==> inputs of v18 <==
// cpu
module cpu(clk,reset,s,load,in,out,N,V,Z,w);
  input clk, reset, s, load;
  input [15:0] in;
  output [15:0] out;
  output N, V, Z, w;
  wire [15:0] inst_reg_out;
  Load_enabled_register #(16) instruction_register(clk, load, in, inst_reg_out);
  wire [2:0] nsel, opcode, readnum, writenum;
  wire [1:0] op, ALUop, shift;
  wire [15:0] sximm5, sximm8;
  Inst_dec instruction_decoder(inst_reg_out, nsel, opcode, op, ALUop, sximm5, sximm8, shift, readnum, writenum);
  wire [1:0] vsel;
  wire loada, loadb, asel, bsel, loadc, loads, write; 
  Controller datapath_controller(clk, s, reset, opcode, op, w, loada, loadb, loadc, loads, asel, bsel, vsel, nsel, write);
  datapath DP(.clk(clk),  
                .readnum(readnum), .vsel(vsel), .loada(loada), .loadb(loadb),   
                .shift(shift), .asel(asel), .bsel(bsel), .ALUop(ALUop), .loadc(loadc), .loads(loads), .sximm5(sximm5),  
                .writenum(writenum), .write(write), .sximm8(sximm8), .mdata(16'b0), .PC(8'b0),  
                .status({V, N, Z}), .datapath_out(out)  
              );
endmodule
export LEC_CHECK = 0
export ABC_AREA = 1
export CAP_MARGIN = 20
export CORE_MARGIN = 2
export CORE_UTILIZATION = 70
export CTS_CLUSTER_DIAMETER = 360
export CTS_CLUSTER_SIZE = 66
export GPL_TIMING_DRIVEN = 1
export HOLD_SLACK_MARGIN = -0.1
export MIN_ROUTING_LAYER = met1
export PLACE_DENSITY_LB_ADDON = 0.07
export SLEW_MARGIN = 20
create_clock -name core_clock -period 9.11 [get_ports {clk}]
run.sh (not shown) runs the stock make flow with config.mk's settings and CLKGATE_MAP_FILE=.
==> v5 (differences from v18) <==
- ABC_AREA: 1 -> 0
- CORE_UTILIZATION: 70 -> 68
- CTS_CLUSTER_DIAMETER: 360 -> not set
- CTS_CLUSTER_SIZE: 66 -> 20
- HOLD_SLACK_MARGIN: -0.1 -> not set
- SETUP_SLACK_MARGIN: not set -> 0.53
==> flow/constraint.sdc (replaced) <==
create_clock -name core_clock -period 3.19 [get_ports {clk}]
set_input_delay 0.6380 -clock core_clock [delete_from_list [all_inputs] [get_ports {clk}]]
set_output_delay 0.6380 -clock core_clock [all_outputs]
set_load 0.01 [all_outputs]
==> results <==
item	v5	v18
Fa+ha+maj area frac	0.0218	0.0206
AND-OR/OR-AND share of the synthesized area	0.122	0.0669
Result of the run	did not finish	no timing/DRC/antenna violations
Stage where the flow stopped	5_1_grt	-
Net count after synthesis	830	1073
Dominant cell area share	0.586	0.581
CTS resizes	185	0
Post-Place Cell Area	12000 um^2	10700 um^2
Post-Place Worst Slack	-0.897 ns	3.78 ns
Post-synth area from yosys stat	9980 um^2	10100 um^2
Cells in synth_stat.txt	794	1037
Number of distinct library cells after synthesis	89	47
Vertical die size	125 um	124 um
Post-CTS setup buffer count	51	0

==> inputs of lagoon <==
==> flow/design.v <==
module shifter(in, shift, out);
  input [15:0] in;
  input [1:0] shift;
  output reg [15:0] out;
  always @(*) begin
    case(shift)
      2'b00: out = in;   
      2'b01: out = in << 1;   
      2'b10: out = in >> 1;   
      2'b11: out = {in[15], in[15:1]};   
      default: out = {16{1'bx}};    
    endcase
  end
endmodule
module ALU(ain, bin, alu_op, out, status);
  input [15:0] ain, bin;
  input [1:0] alu_op;
  output [15:0] out;
  output [2:0] status;
  ALU_result result(ain, bin, alu_op, out);  
  ALU_status result_status(ain, bin, out, status);  
endmodule
module ALU_result(ain, bin, alu_op, out);
  input [15:0] ain, bin;
  input [1:0] alu_op;
  output reg [15:0] out;
  always @(*) begin
    case(alu_op)
      2'b00: out = ain + bin;   
      2'b01: out = ain - bin;   
      2'b10: out = ain & bin;   
      2'b11: out = ~bin;        
      default: out = {16{1'bx}};   
    endcase
  end
endmodule
module ALU_status(ain, bin, alu_result, status);
  input [15:0] ain, bin, alu_result;
  output [2:0] status;
  assign status = {ain[15] & bin[15] & ~alu_result[15],   
                   alu_result[15],         
                   alu_result == 16'b0};   
endmodule
module Load_enabled_register(clk, load, in, out);
  parameter width = 16;  
  input clk, load;
  input [width-1:0] in;
  output [width-1:0] out; 
  reg [width-1:0] out;  
  wire[width-1:0] next_out = load ? in : out;
  always @(posedge clk) begin
    out <= next_out;   
  end
endmodule
module Decoder(in, out);
  parameter in_width = 3;
  parameter out_width = 8;
  input [in_width-1:0] in;
  output [out_width-1:0] out;
  wire [out_width-1:0] out = 1 << in; 
endmodule
module MUX_2in_binary(in1, in0, select, out);
  parameter width = 16;   
  input [width-1:0] in1, in0;
  input select;
  output reg [width-1:0] out;
  always @(*) begin
    case(select)
      1'b0: out = in0;
      1'b1: out = in1;
      default: out = {width{1'bx}};   
    endcase
  end
endmodule
module MUX_4in_binary(in3, in2, in1, in0, select, out);
  parameter width = 16;   
  input [width-1:0] in3, in2, in1, in0;
  input [1:0] select;
  output reg [width-1:0] out;
  always @(*) begin
    case(select)
      2'b00: out = in0;
      2'b01: out = in1;
      2'b10: out = in2;
      2'b11: out = in3;
      default: out = {width{1'bx}};   
    endcase
  end
endmodule
module MUX_8in(in7, in6, in5, in4, in3, in2, in1, in0, select, out);
  parameter width = 16;  
  input [width-1:0] in7, in6, in5, in4, in3, in2, in1, in0;
  input [7:0] select;
  output reg [width-1:0] out;
  always @(*) begin
    case(select)
      8'b00000001: out = in0;
      8'b00000010: out = in1;
      8'b00000100: out = in2;
      8'b00001000: out = in3;
      8'b00010000: out = in4;
      8'b00100000: out = in5;
      8'b01000000: out = in6;
      8'b10000000: out = in7;
      default: out = {width{1'bx}};  
    endcase
  end
endmodule
module Register_file(clk, data_in, write, writenum, readnum, data_out);
  input clk, write;   
  input [2:0] writenum, readnum;   
  input [15:0] data_in;  
  output [15:0] data_out;  
  wire [7:0] decoded_writenum;
  Decoder #(3, 8) decoder_write(writenum, decoded_writenum);
  wire [15:0] R0, R1, R2, R3, R4, R5, R6, R7; 
  Load_enabled_register #(16) R0_reg(clk, write & decoded_writenum[0], data_in, R0);
  Load_enabled_register #(16) R1_reg(clk, write & decoded_writenum[1], data_in, R1);
  Load_enabled_register #(16) R2_reg(clk, write & decoded_writenum[2], data_in, R2);
  Load_enabled_register #(16) R3_reg(clk, write & decoded_writenum[3], data_in, R3);
  Load_enabled_register #(16) R4_reg(clk, write & decoded_writenum[4], data_in, R4);
  Load_enabled_register #(16) R5_reg(clk, write & decoded_writenum[5], data_in, R5);
  Load_enabled_register #(16) R6_reg(clk, write & decoded_writenum[6], data_in, R6);
  Load_enabled_register #(16) R7_reg(clk, write & decoded_writenum[7], data_in, R7);
  wire [7:0] decoded_readnum;
  Decoder #(3, 8) decoder_read(readnum, decoded_readnum);
  MUX_8in #(16) output_multiplexer(R7, R6, R5, R4, R3, R2, R1, R0, decoded_readnum, data_out);
endmodule
module datapath(clk,  
                readnum, vsel, loada, loadb,   
                shift, asel, bsel, ALUop, loadc, loads, sximm5,  
                writenum, write, sximm8, mdata, PC,  
                status, datapath_out  
              );
   input clk, write, asel, bsel, loada, loadb, loadc, loads;
   input [2:0] readnum, writenum;
   input [1:0] ALUop, shift, vsel;
   input [15:0] mdata, sximm8, sximm5;
   input [7:0] PC;
   output [2:0] status;
   output [15:0] datapath_out;  
   wire [15:0] reg_data_in;   
   wire [15:0] reg_data_out;
   Register_file REGFILE(clk, reg_data_in, write, writenum, readnum, reg_data_out);
   wire [15:0] pipeline_reg_A_out, pipeline_reg_B_out;
   Load_enabled_register #(16) pipeline_reg_A(clk, loada, reg_data_out, pipeline_reg_A_out);
   Load_enabled_register #(16) pipeline_reg_B(clk, loadb, reg_data_out, pipeline_reg_B_out);
   wire [15:0] pipeline_reg_B_out_shifted;
   shifter shift_reg_B(pipeline_reg_B_out, shift, pipeline_reg_B_out_shifted);
   wire [15:0] source_operand_A_out, source_operand_B_out;
   MUX_2in_binary source_operand_A(16'b0, pipeline_reg_A_out, asel, source_operand_A_out);
   MUX_2in_binary source_operand_B(sximm5, pipeline_reg_B_out_shifted, bsel, source_operand_B_out);
   wire [15:0] alu_out;
   wire[2:0] alu_status;
   ALU alu_block(source_operand_A_out, source_operand_B_out, ALUop, alu_out, alu_status);
   Load_enabled_register #(3) status_register(clk, loads, alu_status, status);
   Load_enabled_register #(16) pipeline_reg_C(clk, loadc, alu_out, datapath_out);
   MUX_4in_binary writeback_mux(mdata, sximm8, {8'b0, PC}, datapath_out, vsel, reg_data_in);
endmodule
module vDFF(clk,D,Q);
  parameter n=1;
  input clk;
  input [n-1:0] D;
  output [n-1:0] Q;
  reg [n-1:0] Q;
  always @(posedge clk)
    Q <= D;
endmodule
module cpu(clk,reset,s,load,in,out,N,V,Z,w);
  input clk, reset, s, load;
  input [15:0] in;
  output [15:0] out;
  output N, V, Z, w;
  wire [15:0] inst_reg_out;
  Load_enabled_register #(16) instruction_register(clk, load, in, inst_reg_out);
  wire [2:0] nsel, opcode, readnum, writenum;
  wire [1:0] op, ALUop, shift;
  wire [15:0] sximm5, sximm8;
  Inst_dec instruction_decoder(inst_reg_out, nsel, opcode, op, ALUop, sximm5, sximm8, shift, readnum, writenum);
  wire [1:0] vsel;
  wire loada, loadb, asel, bsel, loadc, loads, write; 
  Controller datapath_controller(clk, s, reset, opcode, op, w, loada, loadb, loadc, loads, asel, bsel, vsel, nsel, write);
  datapath DP(.clk(clk),  
                .readnum(readnum), .vsel(vsel), .loada(loada), .loadb(loadb),   
                .shift(shift), .asel(asel), .bsel(bsel), .ALUop(ALUop), .loadc(loadc), .loads(loads), .sximm5(sximm5),  
                .writenum(writenum), .write(write), .sximm8(sximm8), .mdata(16'b0), .PC(8'b0),  
                .status({V, N, Z}), .datapath_out(out)  
              );
endmodule
module Inst_dec(inst_reg, nsel, opcode, op, ALUop, sximm5, sximm8, shift, readnum, writenum);
  input [15:0] inst_reg;
  input [2:0] nsel;
  output [2:0] opcode, readnum, writenum;
  output [1:0] op, ALUop, shift;
  output [15:0] sximm5, sximm8;
  assign opcode = inst_reg[15:13];
  assign op = inst_reg[12:11];
  assign ALUop = op;  
  assign sximm5 = { {11{inst_reg[4]}}, inst_reg[4:0] };   
  assign sximm8 = { {8{inst_reg[7]}}, inst_reg[7:0] };    
  assign shift = inst_reg[4:3];
  assign readnum = (nsel == 3'b001) ? inst_reg[10:8]   
                 : (nsel == 3'b010) ? inst_reg[7:5]    
                 : (nsel == 3'b100) ? inst_reg[2:0]    
                 : 3'bxxx;
  assign writenum = readnum;
endmodule
module Controller(clk, s, reset, opcode, op, w, loada, loadb, loadc, loads, asel, bsel, vsel, nsel, write);
  input clk, s, reset;
  input [2:0] opcode;
  input [1:0] op;
  output w, loada, loadb, loadc, loads, asel, bsel, write;
  output [2:0] nsel;
  output [1:0] vsel;
  wire [2:0] present_state, next_state;
  wire [2:0] next_state_reset = reset ? 3'b000 : next_state;
  reg [15:0] next;
  vDFF #(3) clk_state(clk, next_state_reset, present_state);
  always @(*) begin
    casex({s, opcode, op, present_state})
      {6'b0xxxxx, 3'b000}: next = {3'b000, 13'b1000000000000};   
      {6'b1xxxxx, 3'b000}: next = {3'b001, 13'b1000000000000};  
      {6'bx11010, 3'b001}: next = {3'b101, 13'b0};  
      {6'bx10101, 3'b001}, {6'bx101x0, 3'b001}: next = {3'b010, 13'b0};  
      {6'bx11000, 3'b001}, {6'bx10111, 3'b001}: next = {3'b011, 13'b0};  
      {6'bxxxxxx, 3'b010}: next = {3'b011, 13'b0100000000010};  
      {6'bxxxxxx, 3'b011}: next = {3'b100, 13'b0010000001000};  
      {6'bx11000, 3'b100}: next = {3'b101, 13'b0001010000000};  
      {6'bx10111, 3'b100}, {6'bx101x0, 3'b100}: next = {3'b101, 13'b0001000000000};  
      {6'bx10101, 3'b100}: next = {3'b000, 13'b0000100000000};  
      {6'bx11010, 3'b101}: next = {3'b000, 13'b0000000100011};  
      {6'bxxxxxx, 3'b101}: next = {3'b000, 13'b0000000000101};  
      default: next = {16{1'bx}};
   endcase
  end
  assign {next_state, w, loada, loadb, loadc, loads, asel, bsel, vsel, nsel, write} = next;
endmodule
==> flow/run.sh <==
#!/bin/bash
# the make line also repeats each setting of config.mk as NAME=value (left out here)
make -C /OpenROAD-flow-scripts/flow DESIGN_CONFIG=/design/flow/config.mk WORK_HOME=/design/flow/orfs CLKGATE_MAP_FILE= finish
==> flow/config.mk <==
export PLATFORM = sky130hd
export DESIGN_NAME = cpu
export DESIGN_NICKNAME = cpu
export VERILOG_FILES = /design/flow/design.v
export SDC_FILE = /design/flow/constraint.sdc
export NUM_CORES = 4
export LEC_CHECK = 0
export CAP_MARGIN = 0
export CELL_PAD_IN_SITES_DETAIL_PLACEMENT = 1
export CELL_PAD_IN_SITES_GLOBAL_PLACEMENT = 2
export CORE_MARGIN = 8
export CORE_UTILIZATION = 48
export CTS_CLUSTER_DIAMETER = 188
export GPL_ROUTABILITY_DRIVEN = 0
export MIN_ROUTING_LAYER = met2
export SLEW_MARGIN = 20
export TNS_END_PERCENT = 10
==> flow/constraint.sdc <==
create_clock -name core_clock -period 10.0 [get_ports {clk}]
set_input_delay 2.0000 -clock core_clock [delete_from_list [all_inputs] [get_ports {clk}]]
set_output_delay 2.0000 -clock core_clock [all_outputs]
set_load 0.01 [all_outputs]
==> inputs of pepper, as changes to lagoon <==
- CAP_MARGIN: 0 -> 20
- CELL_PAD_IN_SITES_DETAIL_PLACEMENT: 1 -> default
- CELL_PAD_IN_SITES_GLOBAL_PLACEMENT: 2 -> default
- CORE_MARGIN: 8 -> 2
- CORE_UTILIZATION: 48 -> 26
- CTS_CLUSTER_DIAMETER: 188 -> default
- GPL_ROUTABILITY_DRIVEN: 0 -> default
- MIN_ROUTING_LAYER: met2 -> default
- TNS_END_PERCENT: 10 -> default
==> flow/constraint.sdc (replaced) <==
create_clock -name core_clock -period 5.73 [get_ports {clk}]
set_input_delay 1.1460 -clock core_clock [delete_from_list [all_inputs] [get_ports {clk}]]
set_output_delay 1.1460 -clock core_clock [all_outputs]
set_load 0.01 [all_outputs]
==> inputs of juniper, as changes to lagoon <==
- ABC_AREA: default -> 1
- CAP_MARGIN: 0 -> 20
- CELL_PAD_IN_SITES_DETAIL_PLACEMENT: 1 -> default
- CELL_PAD_IN_SITES_GLOBAL_PLACEMENT: 2 -> default
- CORE_MARGIN: 8 -> 2
- CORE_UTILIZATION: 48 -> 63
- CTS_CLUSTER_DIAMETER: 188 -> default
- CTS_CLUSTER_SIZE: default -> 93
- GPL_ROUTABILITY_DRIVEN: 0 -> default
- MIN_ROUTING_LAYER: met2 -> default
- TNS_END_PERCENT: 10 -> default
==> flow/constraint.sdc (replaced) <==
create_clock -name core_clock -period 4.09 [get_ports {clk}]
set_input_delay 0.8180 -clock core_clock [delete_from_list [all_inputs] [get_ports {clk}]]
set_output_delay 0.8180 -clock core_clock [all_outputs]
set_load 0.01 [all_outputs]
==> inputs of violet, as changes to lagoon <==
- ABC_AREA: default -> 0
- CELL_PAD_IN_SITES_GLOBAL_PLACEMENT: 2 -> 1
- CORE_UTILIZATION: 48 -> 49
- CTS_CLUSTER_DIAMETER: 188 -> default
- CTS_CLUSTER_SIZE: default -> 100
- GPL_ROUTABILITY_DRIVEN: 0 -> 1
- GPL_TIMING_DRIVEN: default -> 0
- MIN_ROUTING_LAYER: met2 -> met1
- PLACE_DENSITY_LB_ADDON: default -> 0.21
- SETUP_SLACK_MARGIN: default -> -0.13
- TNS_END_PERCENT: 10 -> 95
==> flow/constraint.sdc (replaced) <==
create_clock -name core_clock -period 6.59 [get_ports {clk}]
set_input_delay 1.3180 -clock core_clock [delete_from_list [all_inputs] [get_ports {clk}]]
set_output_delay 1.3180 -clock core_clock [all_outputs]
set_load 0.01 [all_outputs]
==> results <==
| quantity | pepper | violet | lagoon | juniper |
|---|---|---|---|---|
| Status | no timing/DRC/antenna violations | no timing/DRC/antenna violations | no timing/DRC/antenna violations | no timing/DRC/antenna violations |
| Final clock-cell share | 0.0485 | 0.0515 | 0.0516 | 0.0526 |
| Count of cell instances traversed by the critical path | 15 | 18 | 9 | 23 |
| Post-layout util | 0.307 | 0.568 | 0.553 | 0.734 |
| CP Capture Point | DP.status_register.out[0]$_DFFE_PP_ | DP.status_register.out[0]$_DFFE_PP_ | DP.REGFILE.R6_reg.out[7]$_DFFE_PP_ | DP.status_register.out[0]$_DFFE_PP_ |
| Yosys xor share | 0.0289 | 0.0289 | 0.0289 | 0.00608 |
| Post-layout period usage | 0.818 | 0.848 | 0.556 | 0.917 |
| Depth of the worst hold-timing path | 1 | 1 | 1 | 2 |
| Startpoint Class | register | register | input port | register |
| Comb area | 0.00382 mm^2 | 0.00383 mm^2 | 0.00383 mm^2 | 0.00337 mm^2 |
| Number of ordinary inverters in the final layout | 13 | 13 | 13 | 179 |
| Sequential share of power | 0.485 | 0.469 | 0.478 | 0.475 |
| Total number of vias | 6,546 | 6,884 | 9,043 | 7,432 |
| Yosys stat chip area | 0.00998 mm^2 | 0.00998 mm^2 | 0.00998 mm^2 | 0.0101 mm^2 |
| Number of multi-input logic gates | 539 | 539 | 539 | 633 |
| Total placed cells including tap cells | 1,328 | 1,111 | 1,077 | 1,299 |
| Sequential share of cell area | 0.510 | 0.518 | 0.527 | 0.511 |
| Cell area after layout | 0.0116 mm^2 | 0.0114 mm^2 | 0.0112 mm^2 | 0.0116 mm^2 |
| Setup WS post-layout | 1.04 ns | 1.00 ns | 4.44 ns | 0.338 ns |
| Worst hold start | DP.REGFILE.R0_reg.out[3]$_DFFE_PP_ | DP.REGFILE.R0_reg.out[11]$_DFFE_PP_ | DP.REGFILE.R0_reg.out[3]$_DFFE_PP_ | DP.REGFILE.R0_reg.out[12]$_DFFE_PP_ |
Power figures rest on the tool's default switching activity, not on a simulated workload.
